==> inputs of job 507 <==
==> flow/design.v <==
`timescale 100ps/10ps
module triangle(clk, reset, nt, xi, yi, busy, po, xo, yo);
input        clk, reset, nt;
input  [2:0] xi, yi;
output       busy, po;
output [2:0] xo, yo;
reg busy, po;
reg [4:0] state, next_state;  
reg [6:0] x_cor[0:2];         
reg [6:0] y_cor[0:2];         
reg [1:0] s0_count;           
reg s1_count;                 
reg s2_count;                 
reg s7_count;                 
reg [4:0] horiz;              
reg [3:0] out_count;          
reg signed [8:0] a[0:1];      
reg signed [8:0] b[0:1];      
reg signed [8:0] c[0:1];      
reg [3:0] ep, save_ep;        
reg signed [7:0] value;       
reg [1:0] o_idx;              
reg [2:0] xo, yo;             
reg loc;                      
reg [3:0] start;              
parameter s0=5'd0,s1=5'd1,s2=5'd2,s3=5'd3,s4=5'd4,s5=5'd5,s6=5'd6,s7=5'd7;
integer i,j;
always @(posedge clk or posedge reset)begin
    if(reset) state<=s0;
    else state<=next_state;
end
always @(*)begin
    case(state)
        s0:next_state=(s0_count==2'd3)?s1:s0;
        s1:next_state=(s1_count==1'b1)?s2:s1;
        s2:next_state=(out_count==y_cor[0]||out_count==y_cor[1]||out_count==y_cor[2])?s5:((s2_count==1'b1)?((value==8'd0)?s5:((value[7]==1'b0)?s3:s4)):s2);
        s3:next_state=(o_idx==2'd2)?s5:s2;
        s4:next_state=(o_idx==2'd1)?s5:s2;
        s5:next_state=(out_count==y_cor[0]||out_count==y_cor[2])?s6:((loc==1'b0)?((out_count==y_cor[1])?((start==x_cor[1])?s6:s5):((start==ep)?s6:s5)):((start==x_cor[0])?s6:s5));
        s6:next_state=(out_count==y_cor[2])?s7:s2;
        s7:next_state=(s7_count==1'b1)?s0:s7;
        default:next_state=s0;
    endcase
end
always @(posedge clk or posedge reset)begin
    if(reset) busy<=1'b0;
    else begin
        if(state==s7&&s7_count==1'b1) busy<=1'b0;
        else if(state==s0&&s0_count==2'd0&&nt==1'b0) busy<=1'b0;
        else busy<=1'b1;
    end
end
always @(posedge clk or posedge reset)begin
    if(reset) s0_count<=2'd0;
    else begin
        if(state==s7) s0_count<=2'd0;
        else if(state==s0&&s0_count==2'd0&&nt==1'b0) s0_count<=2'd0;
        else s0_count<=s0_count+2'd1;
    end
end
always @(posedge clk or posedge reset)begin
    if(reset)begin
        s1_count<=1'b0;
    end
    else begin
        if(state==s1) s1_count<=1'b1;
        else s1_count<=1'b0;
    end
end
always @(posedge clk or posedge reset)begin
    if(reset)begin
        s2_count<=1'b0;
    end
    else begin
        if(state==s2) s2_count<=1'b1;
        else s2_count<=1'b0;
    end
end
always @(posedge clk or posedge reset)begin
    if(reset)begin
        s7_count<=1'b0;
    end
    else begin
        if(state==s7) s7_count<=1'b1;
        else s7_count<=1'b0;
    end
end
always @(posedge clk or posedge reset)begin
    if(reset)begin
        loc<=1'b0;
    end
    else begin
        if(state==s1)begin
            if(x_cor[1]>x_cor[0]) loc<=1'b0;
            else loc<=1'b1;
        end
    end
end
always @(posedge clk or posedge reset)begin
    if(reset)begin
        for(i=0;i<2;i=i+1)begin
            a[i]<=9'd0;
        end
    end
    else begin
        case(state)
            s1:begin
                if(loc==1'b0)begin
                    a[0]<=($signed(y_cor[1])-$signed(y_cor[0]));
                    a[1]<=($signed(y_cor[2])-$signed(y_cor[1]));
                end
                else begin
                    a[0]<=($signed(y_cor[1])-$signed(y_cor[0]));
                    a[1]<=(~($signed(y_cor[2])-$signed(y_cor[1])))+9'd1;
                end
            end
        endcase
    end
end
always @(posedge clk or posedge reset)begin
    if(reset)begin
        for(i=0;i<2;i=i+1)begin
            b[i]<=9'd0;
        end
    end
    else begin
        case(state)
            s1:begin
                if(loc==1'b0)begin
                    b[0]<=(~($signed(x_cor[1])-$signed(x_cor[0])))+9'd1;
                    b[1]<=(~($signed(x_cor[2])-$signed(x_cor[1])))+9'd1;
                end
                else begin
                    b[0]<=(~($signed(x_cor[1])-$signed(x_cor[0])))+9'd1;
                    b[1]<=($signed(x_cor[2])-$signed(x_cor[1]));
                end
            end
        endcase
    end
end
always @(posedge clk or posedge reset)begin
    if(reset)begin
        for(i=0;i<2;i=i+1)begin
            c[i]<=9'd0;
        end
    end
    else begin
        case(state)
            s1:begin
                if(loc==1'b0)begin
                    c[0]<=($signed(y_cor[0]*x_cor[1])-$signed(y_cor[1]*x_cor[0]));
                    c[1]<=($signed(y_cor[1]*x_cor[2])-$signed(y_cor[2]*x_cor[1]));
                end
                else begin
                    c[0]<=($signed(y_cor[0]*x_cor[1])-$signed(y_cor[1]*x_cor[0]));
                    c[1]<=(~($signed(y_cor[1]*x_cor[2])-$signed(y_cor[2]*x_cor[1])))+9'd1;
                end
            end
        endcase
    end
end
always @(posedge clk or posedge reset)begin
    if(reset)begin
        for(i=0;i<3;i=i+1)begin
            x_cor[i]<=7'd0;
        end
    end
    else begin
        case(state)
            s0:begin
                x_cor[s0_count]<=xi;
            end
        endcase
    end
end
always @(posedge clk or posedge reset)begin
    if(reset)begin
        for(i=0;i<3;i=i+1)begin
            y_cor[i]<=7'd0;
        end
    end
    else begin
        case(state)
            s0:begin
                y_cor[s0_count]<=yi;
            end
        endcase
    end
end
always @(posedge clk or posedge reset)begin
    if(reset) begin
        horiz<=5'd0;
    end
    else begin
        case(state)
            s1:begin
                horiz<=(x_cor[1]-x_cor[0]);
            end
        endcase
    end
end
always @(posedge clk or posedge reset)begin
    if(reset)begin
        out_count<=4'd0;
    end
    else begin
        case(state)
            s1:out_count<=y_cor[0];
            s6:out_count<=out_count+4'd1;
        endcase
    end
end
always @(posedge clk or posedge reset)begin
    if(reset)begin
        ep<=4'd0;
    end
    else begin
        if(loc==1'b0)begin
            if(state==s6) ep<=save_ep;
            else if(state==s3)begin
                if(out_count<y_cor[1])begin
                    if(o_idx==2'd2) ep<=ep;
                    else ep<=ep+4'd1;
                end
                else ep<=ep-4'd1;
            end
            else if(state==s4)begin
                if(out_count<y_cor[1]) ep<=ep-4'd1;
                else begin
                    if(o_idx==2'd1) ep<=ep;
                    else ep<=ep+4'd1;
                end
            end
            else ep<=ep;
        end
        else begin
            if(state==s6) ep<=save_ep;
            else if(state==s3)begin
                if(out_count<y_cor[1])begin
                    if(o_idx==2'd2) ep<=ep;
                    else ep<=ep-4'd1;
                end
                else ep<=ep+4'd1;
            end
            else if(state==s4)begin
                if(out_count<y_cor[1]) ep<=ep+4'd1;
                else begin
                    if(o_idx==2'd1) ep<=ep;
                    else ep<=ep-4'd1;
                end
            end
            else ep<=ep;
        end
    end
end
always @(posedge clk or posedge reset)begin
    if(reset)begin
        o_idx<=2'd0;
    end
    else begin
        if(state==s3) o_idx<=2'd1;
        else if(state==s4) o_idx<=2'd2;
        else if(state==s5) o_idx<=2'd0;
    end
end
always @(posedge clk or posedge reset)begin
    if(reset)begin
        save_ep<=4'd0;
    end
    else begin
        if(state==s1) save_ep<=(x_cor[0]+x_cor[1])>>1;
    end
end
always @(posedge clk or posedge reset)begin
    if(reset)begin
        value<=8'd0;
    end
    else begin
        if(state==s2) begin
            if(out_count==y_cor[0]||out_count==y_cor[1]||out_count==y_cor[2]) value<=8'd0;
            else if(out_count<y_cor[1]) begin
                value<=(a[0]*$signed(ep))+(b[0]*$signed(out_count))+c[0];
            end
            else begin
                value<=(a[1]*$signed(ep))+(b[1]*$signed(out_count))+c[1];
            end
        end
    end
end
always @(posedge clk or posedge reset)begin
    if(reset) po<=1'b0;
    else if(state==s5) po<=1'b1;
    else po<=1'b0;
end
always @(posedge clk)begin
    if(state==s5) start<=start+4'd1;
    else begin
        if(loc==1'b0) start<=x_cor[0];
        else begin
            if(out_count==y_cor[1]) start<=x_cor[1];
            else start<=ep;
        end
    end
end
always @(posedge clk or posedge reset)begin
    if(reset)begin
        xo<=3'd0;
    end
    else begin
        if(state==s5)begin
            if(out_count==y_cor[0]) xo<=x_cor[0];
            else if(out_count==y_cor[2]) xo<=x_cor[2];
            else xo<=start;
        end
    end
end
always @(posedge clk or posedge reset)begin
    if(reset)begin
        yo<=3'd0;
    end
    else begin
        if(state==s5)begin
            if(out_count==y_cor[0]) yo<=y_cor[0];
            else if(out_count==y_cor[2]) yo<=y_cor[2];
            else yo<=out_count;
        end
    end
end
endmodule
==> flow/run.sh <==
#!/bin/bash
# the make line also repeats each setting of config.mk as NAME=value (left out here)
make -C /OpenROAD-flow-scripts/flow DESIGN_CONFIG=/design/flow/config.mk WORK_HOME=/design/flow/orfs CLKGATE_MAP_FILE= finish
==> flow/config.mk <==
export PLATFORM = sky130hd
export DESIGN_NAME = triangle
export DESIGN_NICKNAME = triangle
export VERILOG_FILES = /design/flow/design.v
export SDC_FILE = /design/flow/constraint.sdc
export NUM_CORES = 4
export LEC_CHECK = 0
export ABC_AREA = 0
export CAP_MARGIN = 0
export CORE_ASPECT_RATIO = 0.5
export CORE_MARGIN = 2
export CORE_UTILIZATION = 71
export CTS_CLUSTER_DIAMETER = 53
export GPL_ROUTABILITY_DRIVEN = 0
export PLACE_DENSITY_LB_ADDON = 0.01
export SETUP_SLACK_MARGIN = -0.72
export SLEW_MARGIN = 40
==> flow/constraint.sdc <==
create_clock -name core_clock -period 7.3 [get_ports {clk}]
set_input_delay 1.4600 -clock core_clock [delete_from_list [all_inputs] [get_ports {clk}]]
set_output_delay 1.4600 -clock core_clock [all_outputs]
set_load 0.01 [all_outputs]
==> job 8461 (differences from job 507) <==
==> flow/config.mk (replaced) <==
export PLATFORM = sky130hd
export DESIGN_NAME = triangle
export DESIGN_NICKNAME = triangle
export VERILOG_FILES = /design/flow/design.v
export SDC_FILE = /design/flow/constraint.sdc
export NUM_CORES = 4
export LEC_CHECK = 0
export CAP_MARGIN = 20
export CORE_MARGIN = 2
export CORE_UTILIZATION = 40
export SLEW_MARGIN = 20
==> flow/constraint.sdc (replaced) <==
create_clock -name core_clock -period 4.74 [get_ports {clk}]
set_input_delay 0.9480 -clock core_clock [delete_from_list [all_inputs] [get_ports {clk}]]
set_output_delay 0.9480 -clock core_clock [all_outputs]
set_load 0.01 [all_outputs]
==> job 7374 (differences from job 507) <==
==> flow/config.mk (replaced) <==
export PLATFORM = sky130hd
export DESIGN_NAME = triangle
export DESIGN_NICKNAME = triangle
export VERILOG_FILES = /design/flow/design.v
export SDC_FILE = /design/flow/constraint.sdc
export NUM_CORES = 4
export LEC_CHECK = 0
export CAP_MARGIN = 20
export CORE_MARGIN = 2
export CORE_UTILIZATION = 68
export SETUP_SLACK_MARGIN = 0.96
export SLEW_MARGIN = 20
==> flow/constraint.sdc (replaced) <==
create_clock -name core_clock -period 3.31 [get_ports {clk}]
set_input_delay 0.6620 -clock core_clock [delete_from_list [all_inputs] [get_ports {clk}]]
set_output_delay 0.6620 -clock core_clock [all_outputs]
set_load 0.01 [all_outputs]
==> notes <==
Job 8461 finished clean. Job 7374 completed, yet does not pass: negative setup slack. Job 507 went through all stages and came out clean.
Of job 507 and job 8461, job 507 has the higher via count (gap 3.4%, measured against job 8461).
Clock skew: job 507 > job 8461 > job 7374.
The lowest combinational power belongs to job 507, the highest to job 7374.
Synthesized cell count is the same in job 7374 and job 8461.
Global-route usage, lowest first: job 8461, job 507, job 7374.
Flip-flop count is the same in job 507 and job 8461.
The lowest routed wire length belongs to job 8461, the highest to job 7374.
Of job 7374 and job 8461, job 8461 has the higher critical path depth (gap 2).
Against job 8461, the utilization of job 7374 is higher by 49 points.
==> figures <==
Power in the clock group: job 8461 0.000821 W; job 7374 0.00116 W; job 507 0.000507 W
Worst slew margin relative to its limit: job 8461 0.4310; job 7374 0.3117; job 507 0.3950
Shortest period the worst path allows: job 8461 4.498 ns; job 7374 4.697 ns; job 507 4.963 ns
Part of the power in registers: job 8461 0.423; job 7374 0.364; job 507 0.428
Status: job 8461 finished clean; job 7374 finished with violations; job 507 finished clean
Reasons for failing layout checks: job 8461 -; job 7374 negative setup slack; job 507 -
Global routing usage on met2: job 8461 0.2984; job 7374 0.6209; job 507 0.5115
Layout net count: job 8461 1234; job 7374 1369; job 507 1215
First-pass GRT wire length: job 8461 37.21 mm; job 7374 43.11 mm; job 507 36.71 mm
Overall chip area: job 8461 0.02581 mm2; job 7374 0.01541 mm2; job 507 0.01484 mm2
Count of vias placed by the detailed router: job 8461 6735; job 7374 8762; job 507 6967
Largest net degree at the start of global routing: job 8461 64; job 7374 58; job 507 76
TritonRoute pass-1 iters: job 8461 4; job 7374 6; job 507 5
Number of standard cells in the layout, taps in and fillers out: job 8461 1355; job 7374 1346; job 507 1188
Global placer's final weighted congestion: job 8461 0.8759; job 7374 0.9477; job 507 -
Horizontal die size: job 8461 160.7 um; job 7374 124.2 um; job 507 170.3 um
Total number of warnings across the stage logs: job 8461 39; job 7374 44; job 507 39
Flip-flop and latch area: job 8461 0.002615 mm2; job 7374 0.002625 mm2; job 507 0.002610 mm2
Fp util: job 8461 0.4060; job 7374 0.7018; job 507 0.7265
Reg-to-Reg Start: job 8461 ep[1]$_DFFE_PP0P_; job 7374 out_count[3]$_DFFE_PP0P_; job 507 out_count[3]$_DFFE_PP0P_
Clk latency late pin: job 8461 0.36 ns; job 7374 0.38 ns; job 507 0.36 ns
Power and IR drop assume default switching activity.
